==> fjord <==
// upsample_csc
module upsample_csc (
    input  logic        clk,
    input  logic        resetn,
    input  logic        start,
    output logic        done,
    input  logic [15:0] sram_read_data,
    output logic [15:0] sram_write_data,
    output logic [17:0] sram_address,
    output logic        sram_we_n
);
logic [31:0] mult_1_in1, mult_1_in2;
logic [31:0] mult_2_in1, mult_2_in2;
logic [31:0] mult_3_in1, mult_3_in2;
logic [63:0] mult_1_res, mult_2_res, mult_3_res;
assign mult_1_res = mult_1_in1 * mult_1_in2;
assign mult_2_res = mult_2_in1 * mult_2_in2;
assign mult_3_res = mult_3_in1 * mult_3_in2;
M1 M1_unit (
    .CLOCK_50_I(clk),
    .resetn(resetn),
    .M1_start(start),
    .M1_done(done),
    .M1_SRAM_read_data(sram_read_data),
    .M1_SRAM_write_data(sram_write_data),
    .M1_SRAM_address(sram_address),
    .M1_SRAM_we_n(sram_we_n),
    .M1_mult_1_in1(mult_1_in1),
    .M1_mult_1_in2(mult_1_in2),
    .M1_mult_2_in1(mult_2_in1),
    .M1_mult_2_in2(mult_2_in2),
    .M1_mult_3_in1(mult_3_in1),
    .M1_mult_3_in2(mult_3_in2),
    .M1_mult_res_1(mult_1_res),
    .M1_mult_res_2(mult_2_res),
    .M1_mult_res_3(mult_3_res)
);
endmodule
clock: 8.83 ns
lec_check: 0
cap_margin: 0
core_margin: 7
core_utilization: 40
cts_cluster_diameter: 68
place_density_lb_addon: 0.24
setup_slack_margin: -0.57
slew_margin: 20
tns_end_percent: 25
run.sh (not shown) runs the stock make flow with config.mk's settings and CLKGATE_MAP_FILE=.
==> ember: changes against fjord <==
ABC_AREA = 0   (was unset)
CAP_MARGIN = 20   (was 0)
CORE_MARGIN = 2   (was 7)
CORE_UTILIZATION = 64   (was 40)
CTS_CLUSTER_DIAMETER = unset   (was 68)
CTS_CLUSTER_SIZE = 97   (was unset)
PLACE_DENSITY = 0.43   (was unset)
PLACE_DENSITY_LB_ADDON = unset   (was 0.24)
SETUP_SLACK_MARGIN = unset   (was -0.57)
TNS_END_PERCENT = unset   (was 25)
==> flow/constraint.sdc (replaced) <==
create_clock -name core_clock -period 6.93 [get_ports {clk}]
set_input_delay 1.3860 -clock core_clock [delete_from_list [all_inputs] [get_ports {clk}]]
set_output_delay 1.3860 -clock core_clock [all_outputs]
set_load 0.01 [all_outputs]
==> tundra: changes against fjord <==
CAP_MARGIN = 20   (was 0)
CORE_MARGIN = 2   (was 7)
CORE_UTILIZATION = 67   (was 40)
CTS_CLUSTER_DIAMETER = unset   (was 68)
CTS_CLUSTER_SIZE = 97   (was unset)
PLACE_DENSITY = 0.37   (was unset)
PLACE_DENSITY_LB_ADDON = unset   (was 0.24)
SETUP_SLACK_MARGIN = unset   (was -0.57)
TNS_END_PERCENT = unset   (was 25)
==> flow/constraint.sdc (replaced) <==
create_clock -name core_clock -period 8.89 [get_ports {clk}]
set_input_delay 1.7780 -clock core_clock [delete_from_list [all_inputs] [get_ports {clk}]]
set_output_delay 1.7780 -clock core_clock [all_outputs]
set_load 0.01 [all_outputs]
==> maple: changes against fjord <==
CAP_MARGIN = 20   (was 0)
CORE_MARGIN = 2   (was 7)
CORE_UTILIZATION = 72   (was 40)
CTS_CLUSTER_DIAMETER = unset   (was 68)
PLACE_DENSITY = 0.65   (was unset)
PLACE_DENSITY_LB_ADDON = unset   (was 0.24)
SETUP_SLACK_MARGIN = -0.47   (was -0.57)
TNS_END_PERCENT = unset   (was 25)
==> flow/constraint.sdc (replaced) <==
create_clock -name core_clock -period 5.92 [get_ports {clk}]
set_input_delay 1.1840 -clock core_clock [delete_from_list [all_inputs] [get_ports {clk}]]
set_output_delay 1.1840 -clock core_clock [all_outputs]
set_load 0.01 [all_outputs]
==> ci_impl_report.md <==
## Implementation flow summary

| Metric | Value |
|---|---|
| Height of the die | `260 µm` |
| Layer with the highest usage | `met2` |
| GRT Total Usage | `80.7%` |
| Failing step | `5_1_grt` |
| Outcome | `did not finish` |
| Error that ended the run | `[ERROR GRT-0116] Global routing finished with congestion. Check the congestion regions in the DRC Viewer.` |
(the above is from maple)
==> ci_impl_report.md <==
### Metrics collected by this job

| Metric | Value |
|---|---|
| Outcome | `complete, but fails checks` |
| Layout check failures | `negative setup slack` |
| Worst setup margin | `-1280 ps` |
| Height of the die | `358 µm` |
| Final setup vio count | `30` |
| GRT Total Usage | `20.8%` |
(the above is from fjord)
==> ci_impl_report.md <==
### Metrics collected by this job

| Metric | Value |
|---|---|
| Layout check failures | `negative setup slack` |
| GRT Total Usage | `39.3%` |
| Worst setup margin | `-1580 ps` |
| First-pass GRT wire length | `227 mm` |
| Height of the die | `270 µm` |
| Layer with the highest usage | `met2` |
| Outcome | `complete, but fails checks` |
| Final setup vio count | `33` |
(the above is from tundra)
==> ci_impl_report.md <==
## Implementation flow summary

| Metric | Value |
|---|---|
| Yosys aoi share | `14.7%` |
| Outcome | `did not finish` |
| Yosys stat area | `0.0473 mm²` |
| Height of the die | `276 µm` |
| Chip area | `0.0761 mm²` |
| Failing step | `5_1_grt` |
| Syn Area/Cell | `8.94 µm²` |
(the above is from ember)

==> 11-02: inputs <==
upsample_csc again, from the RTL that the note above started with.
make LEC_CHECK=0 ABC_AREA=1 CAP_MARGIN=20 CELL_PAD_IN_SITES_DETAIL_PLACEMENT=2 CORE_ASPECT_RATIO=0.58 CORE_MARGIN=4 CORE_UTILIZATION=34 GPL_ROUTABILITY_DRIVEN=0 MAX_ROUTING_LAYER=met5 MIN_ROUTING_LAYER=met1 PLACE_DENSITY_LB_ADDON=0.26 SLEW_MARGIN=20 TNS_END_PERCENT=95 finish   # period 13.1 ns
==> 03-21 (differences from 11-02) <==
Settings changed: ABC_AREA 1 to default, CELL_PAD_IN_SITES_DETAIL_PLACEMENT 2 to default, CORE_ASPECT_RATIO 0.58 to default, CORE_MARGIN 4 to 2, CORE_UTILIZATION 34 to 32, GPL_ROUTABILITY_DRIVEN 0 to default, MAX_ROUTING_LAYER met5 to default, MIN_ROUTING_LAYER met1 to default, PLACE_DENSITY from default to 0.6, PLACE_DENSITY_LB_ADDON 0.26 to default, TNS_END_PERCENT 95 to default.
==> flow/constraint.sdc (replaced) <==
create_clock -name core_clock -period 12.7 [get_ports {clk}]
set_input_delay 2.5400 -clock core_clock [delete_from_list [all_inputs] [get_ports {clk}]]
set_output_delay 2.5400 -clock core_clock [all_outputs]
set_load 0.01 [all_outputs]
==> 10-23 (differences from 11-02) <==
Settings changed: ABC_AREA 1 to default, CELL_PAD_IN_SITES_DETAIL_PLACEMENT 2 to default, CORE_ASPECT_RATIO 0.58 to default, CORE_MARGIN 4 to 2, CORE_UTILIZATION 34 to 72, GPL_ROUTABILITY_DRIVEN 0 to default, MAX_ROUTING_LAYER met5 to default, MIN_ROUTING_LAYER met1 to default, PLACE_DENSITY from default to 0.65, PLACE_DENSITY_LB_ADDON 0.26 to default, TNS_END_PERCENT 95 to default.
==> flow/constraint.sdc (replaced) <==
create_clock -name core_clock -period 10.2 [get_ports {clk}]
set_input_delay 2.0400 -clock core_clock [delete_from_list [all_inputs] [get_ports {clk}]]
set_output_delay 2.0400 -clock core_clock [all_outputs]
set_load 0.01 [all_outputs]
==> 08-17 (differences from 11-02) <==
Settings changed: ABC_AREA 1 to default, CAP_MARGIN 20 to 35, CELL_PAD_IN_SITES_GLOBAL_PLACEMENT from default to 3, CORE_ASPECT_RATIO 0.58 to default, CORE_MARGIN 4 to 2, CORE_UTILIZATION 34 to 64, GPL_ROUTABILITY_DRIVEN 0 to default, HOLD_SLACK_MARGIN from default to 0.23, MAX_ROUTING_LAYER met5 to default, MIN_ROUTING_LAYER met1 to default, PLACE_DENSITY_LB_ADDON 0.26 to default, TNS_END_PERCENT 95 to default.
==> flow/constraint.sdc (replaced) <==
create_clock -name core_clock -period 11.0 [get_ports {clk}]
set_input_delay 2.2000 -clock core_clock [delete_from_list [all_inputs] [get_ports {clk}]]
set_output_delay 2.2000 -clock core_clock [all_outputs]
set_load 0.01 [all_outputs]
==> summary of the runs <==
08-17 failed in 3_1_place_gp_skip_io. 10-23 reached the layout checks and failed them: setup timing. 03-21 ran to the end with no violations. 11-02 went through all stages and came out clean.
The lowest die area belongs to 10-23, the highest to 03-21.
The lowest critical path depth belongs to 03-21, the highest to 11-02.
Clock skew: 10-23 is higher than 03-21 (0.011 ns).
Synthesized cell count is the same in 08-17 and 03-21.
The highest final cell count belongs to 11-02, the lowest to 10-23.
Setup slack: 10-23 < 11-02 < 03-21.
Of 10-23 and 11-02, 10-23 has the higher count of clock-buffer cells in the layout (gap 3).
==> figures <==
item	10-23	11-02	03-21	08-17
Result of the run	failed layout checks	timing/DRC/antenna clean	timing/DRC/antenna clean	stopped before the end
Last stage reached	-	-	-	3_1_place_gp_skip_io
Violated checks	setup timing	-	-	-
Placement Rows	93	104	141	99
Yosys cell count	5294	6020	5294	5294
Type of origin of the critical path	register	register	register	-
CP startpoint	M1_unit.mult_op_1[4]$_DFFE_PN0P_	M1_unit.mult_op_4[3]$_DFFE_PN0P_	M1_unit.mult_op_1[13]$_DFFE_PN0P_	-
Number of tap instances	855	1855	1930	-
Worst Reg2Reg Path Length in Cells	49	56	45	-
Average via count per standard cell	6.30	5.56	5.07	-
Crit-path most repeated cell	-	nand2_1	ha_1	-
Drc violations	0	0	0	-
Final standard cell count with taps included and fillers excluded	6498	7928	7244	-
Setup fix buffers added after clock tree synthesis	22	0	0	-
Sum of net half-perimeters after detailed placement	109000 um	175000 um	103000 um	-
Synth top area share	23.3%	23.1%	23.3%	23.3%
Count of nets after finishing	6888	7315	6556	-
Sequential fraction of total cell area	16.0%	16.6%	16.7%	-
Fraction of synthesized cell area in xor and xnor cells	5.30%	4.24%	5.30%	5.30%
